alpha:
Design LASER, start of the top module:
module LASER (
	input CLK,
	input RST,
	input [3:0] X,
	input [3:0] Y,
	output reg [3:0] C1X,
	output reg [3:0] C1Y,
	output reg [3:0] C2X,
	output reg [3:0] C2Y,
	output DONE
);
export LEC_CHECK = 0
export ABC_AREA = 0
export CAP_MARGIN = 30
export CELL_PAD_IN_SITES_GLOBAL_PLACEMENT = 3
export CORE_ASPECT_RATIO = 0.54
export CORE_MARGIN = 9
export CORE_UTILIZATION = 46
export CTS_CLUSTER_DIAMETER = 112
export GPL_ROUTABILITY_DRIVEN = 0
export MAX_ROUTING_LAYER = met4
export MIN_ROUTING_LAYER = met2
export SETUP_SLACK_MARGIN = 1.38
export SLEW_MARGIN = 5
export TNS_END_PERCENT = 95
create_clock -name core_clock -period 6.84 [get_ports {CLK}]
run.sh (not shown) runs the stock make flow with config.mk's settings and CLKGATE_MAP_FILE=.
The log for alpha ends in global routing (5_1_grt) with error GRT-0116, so the run never completed.
Here is what was changed in the inputs of beta compared with alpha.
Settings: CORE_ASPECT_RATIO no longer set, was 0.54; SLEW_MARGIN now 20, was 5; CORE_MARGIN now 2, was 9; CTS_CLUSTER_SIZE now 27, previously not set; MIN_ROUTING_LAYER no longer set, was met2; SETUP_SLACK_MARGIN now 1.41, was 1.38; CORE_UTILIZATION now 69, was 46; PLACE_DENSITY_LB_ADDON now 0.0, previously not set; CTS_CLUSTER_DIAMETER no longer set, was 112; GPL_ROUTABILITY_DRIVEN no longer set, was 0; ABC_AREA no longer set, was 0; CELL_PAD_IN_SITES_GLOBAL_PLACEMENT no longer set, was 3; CAP_MARGIN now 20, was 30; TNS_END_PERCENT no longer set, was 95; MAX_ROUTING_LAYER no longer set, was met4; the clock period (ns, I/O delays scaled along) now 5.2, was 6.84.
--- outcome ---
[flow] beta | stages: complete | final checks: fail | reason: negative setup slack. Compared with alpha, beta shows area inside the core boundary lower by 14000 sq um. Delta (beta minus alpha): area of the die moved down; number of gates given a new drive strength after cts moved down; detailed placement HPWL moved down; effective utilization at floorplan moved up; die extent in x moved down. Compared beta vs alpha, and site row count is up in beta. The higher chip height came out of beta. Re setup slack after placement: beta is 1.46 ns down on alpha. [compare] base=alpha new=beta: clock sink total ~0 delta; async set-reset flop share out of synthesis held steady.
Input-level comparison between gamma and beta:
Settings: CORE_UTILIZATION: 69 -> 72; CTS_CLUSTER_DIAMETER: unset -> 58; CTS_CLUSTER_SIZE: 27 -> 35; SETUP_SLACK_MARGIN: 1.41 -> 0.97; the clock period (ns, I/O delays scaled along): 5.2 -> 7.62.
==> comparison <==
In gamma the implementation ran to completion but is not tape-out ready, as the final checks report negative setup slack. From beta to gamma, area share of xor/xnor cells in the synthesized design did not move at all. gamma against beta: wire length saw an increase, count of buffers not belonging to the clock network in the layout lower, flop share of the area +0.20 points. [compare] base=beta new=gamma: post-place setup slack increased by 2.27 ns relative to the old numbers; insertion delay to the later sink of the worst-skew pair increased by 0.09 ns relative to the old numbers. Clock slew at the register clock pins of the worst setup and hold paths: gamma vs beta up 0.03 ns. Delta (gamma minus beta): number of antenna-violating nets in the routed design flat; final area down 0.44%; relative area change from synthesis to final layout down 0.54 points; critical path depth down 1.
Setup changes, gamma to delta
Settings: swapping 0.97 for 0.59 in SETUP_SLACK_MARGIN; swapping 35 for 40 in CTS_CLUSTER_SIZE; putting CELL_PAD_IN_SITES_DETAIL_PLACEMENT at 0 where nothing was set; putting ABC_AREA at 0 where nothing was set; swapping 58 for 56 in CTS_CLUSTER_DIAMETER; putting MAX_ROUTING_LAYER at met5 where nothing was set; swapping 7.62 for 4.88 in the clock period (ns, I/O delays scaled along).
Results
Between delta and gamma, the number of antenna violations at the first check in global routing is lower for gamma.
Design area of delta is on par with gamma.
On delta: clock power is 56% higher than what gamma gave.
The runs compared here, delta and gamma, all ended either early or with open violations.
Finished, but not clean: delta, with negative setup slack.
In gamma the implementation completed, yet the final layout does not meet the checks, the culprit being negative setup slack.
diff inputs: delta => epsilon
Settings: clearing ABC_AREA, which used to be 0; clearing MAX_ROUTING_LAYER, which used to be met5; clearing PLACE_DENSITY_LB_ADDON, which used to be 0.0; swapping 72 for 56 in CORE_UTILIZATION; clearing CELL_PAD_IN_SITES_DETAIL_PLACEMENT, which used to be 0; clearing CTS_CLUSTER_DIAMETER, which used to be 56; clearing SETUP_SLACK_MARGIN, which used to be 0.59; clearing CTS_CLUSTER_SIZE, which used to be 40; swapping 4.88 for 4.99 in the clock period (ns, I/O delays scaled along).
==> results <==
- Status for epsilon and delta: no clean run
- Complete run, failing final checks: epsilon, reason negative setup slack.
- Every stage of delta finished as expected; the final checks, on the other hand, flagged negative setup slack, which means the layout fails.
- Taking delta as 1.0, epsilon lands at 0.918 on number of global-route vias before repair.
- Number of buffers inserted during clock tree synthesis, epsilon and delta: smaller value in delta
- The lower detailed-routing iteration count for the pre-antenna-repair pass came out of epsilon.
- From delta to epsilon the numbers moved as follows: post-route clock period utilization shows a reduction of 15 points, chip width saw an increase.
- [compare] base=delta new=epsilon: die area climbed about 28%; worst setup slack moved up; power now larger.
- Of the two candidates, delta has the worse routed wire length and epsilon the better one.
- epsilon: switching power share of the total is 4.1 points lower than what delta reported.

Starting RTL as in the previous note.
## LASER
module LASER (
	input CLK,
	input RST,
	input [3:0] X,
	input [3:0] Y,
	output reg [3:0] C1X,
	output reg [3:0] C1Y,
	output reg [3:0] C2X,
	output reg [3:0] C2Y,
	output DONE
);
==> flow/config.mk <==
export PLATFORM = sky130hd
export DESIGN_NAME = LASER
export DESIGN_NICKNAME = LASER
export VERILOG_FILES = /design/flow/design.v
export SDC_FILE = /design/flow/constraint.sdc
export NUM_CORES = 4
export LEC_CHECK = 0
export CAP_MARGIN = 20
export CELL_PAD_IN_SITES_DETAIL_PLACEMENT = 1
export CELL_PAD_IN_SITES_GLOBAL_PLACEMENT = 2
export CORE_MARGIN = 7
export CORE_UTILIZATION = 40
export HOLD_SLACK_MARGIN = -0.09
export MIN_ROUTING_LAYER = met2
export PLACE_DENSITY = 0.36
export SLEW_MARGIN = 5
==> flow/constraint.sdc <==
create_clock -name core_clock -period 9.0 [get_ports {CLK}]
set_input_delay 1.8000 -clock core_clock [delete_from_list [all_inputs] [get_ports {CLK}]]
set_output_delay 1.8000 -clock core_clock [all_outputs]
set_load 0.01 [all_outputs]
Edit:
- ABC_AREA: unset -> 0
- CAP_MARGIN: 20 -> 30
- CELL_PAD_IN_SITES_DETAIL_PLACEMENT: 1 -> unset
- CELL_PAD_IN_SITES_GLOBAL_PLACEMENT: 2 -> unset
- CORE_MARGIN: 7 -> 2
- CORE_UTILIZATION: 40 -> 46
- CTS_CLUSTER_DIAMETER: unset -> 112
- GPL_ROUTABILITY_DRIVEN: unset -> 0
- HOLD_SLACK_MARGIN: -0.09 -> unset
- MIN_ROUTING_LAYER: met2 -> unset
- PLACE_DENSITY: 0.36 -> unset
- TNS_END_PERCENT: unset -> 95
- clock period: 9.0 -> 6.84 ns (I/O delays scaled with it)
After rerunning: Now the flow finished but fails on negative setup slack; non-clock buffer count rises by 120; worst setup slack degrades by 1.6 ns; worst hold slack degrades by 0.013 ns; area after synthesis stays the same; combinational power rises by 28%; global-route usage falls by 9.3 points; design area rises by 3.6%.
Edit:
- ABC_AREA: 0 -> unset
- CAP_MARGIN: 30 -> 20
- CORE_UTILIZATION: 46 -> 40
- CTS_CLUSTER_DIAMETER: 112 -> unset
- GPL_ROUTABILITY_DRIVEN: 0 -> unset
- SETUP_SLACK_MARGIN: unset -> 2.52
- SLEW_MARGIN: 5 -> 20
- TNS_END_PERCENT: 95 -> unset
- clock period: 6.84 -> 8.78 ns (I/O delays scaled with it)
Outcome: Now the flow completed without violations. Final cell count came out lower by 2.5%. Via count fell by 3.7%. Global-route usage decreases by 3.5 points. Worst hold slack hardly moves. Critical path depth goes up by 1. Power drops by 22%. Routed wire length is about the same.
Edit:
- CORE_UTILIZATION: 40 -> 57
- SETUP_SLACK_MARGIN: 2.52 -> 1.86
- clock period: 8.78 -> 6.53 ns (I/O delays scaled with it)
=>
- Now the flow ran to the end with violations: negative setup slack
- total power grows by 30%
- final area grows by 5.1%
- synthesized cell count does not change
- sequential share of layout area shrinks by 2.2 points
- die area shrinks by 29%
- flip-flop count is unchanged
- setup slack degrades by 2.2 ns
- core utilization grows by 24 points
Power is estimated from default activity; no workload was simulated.
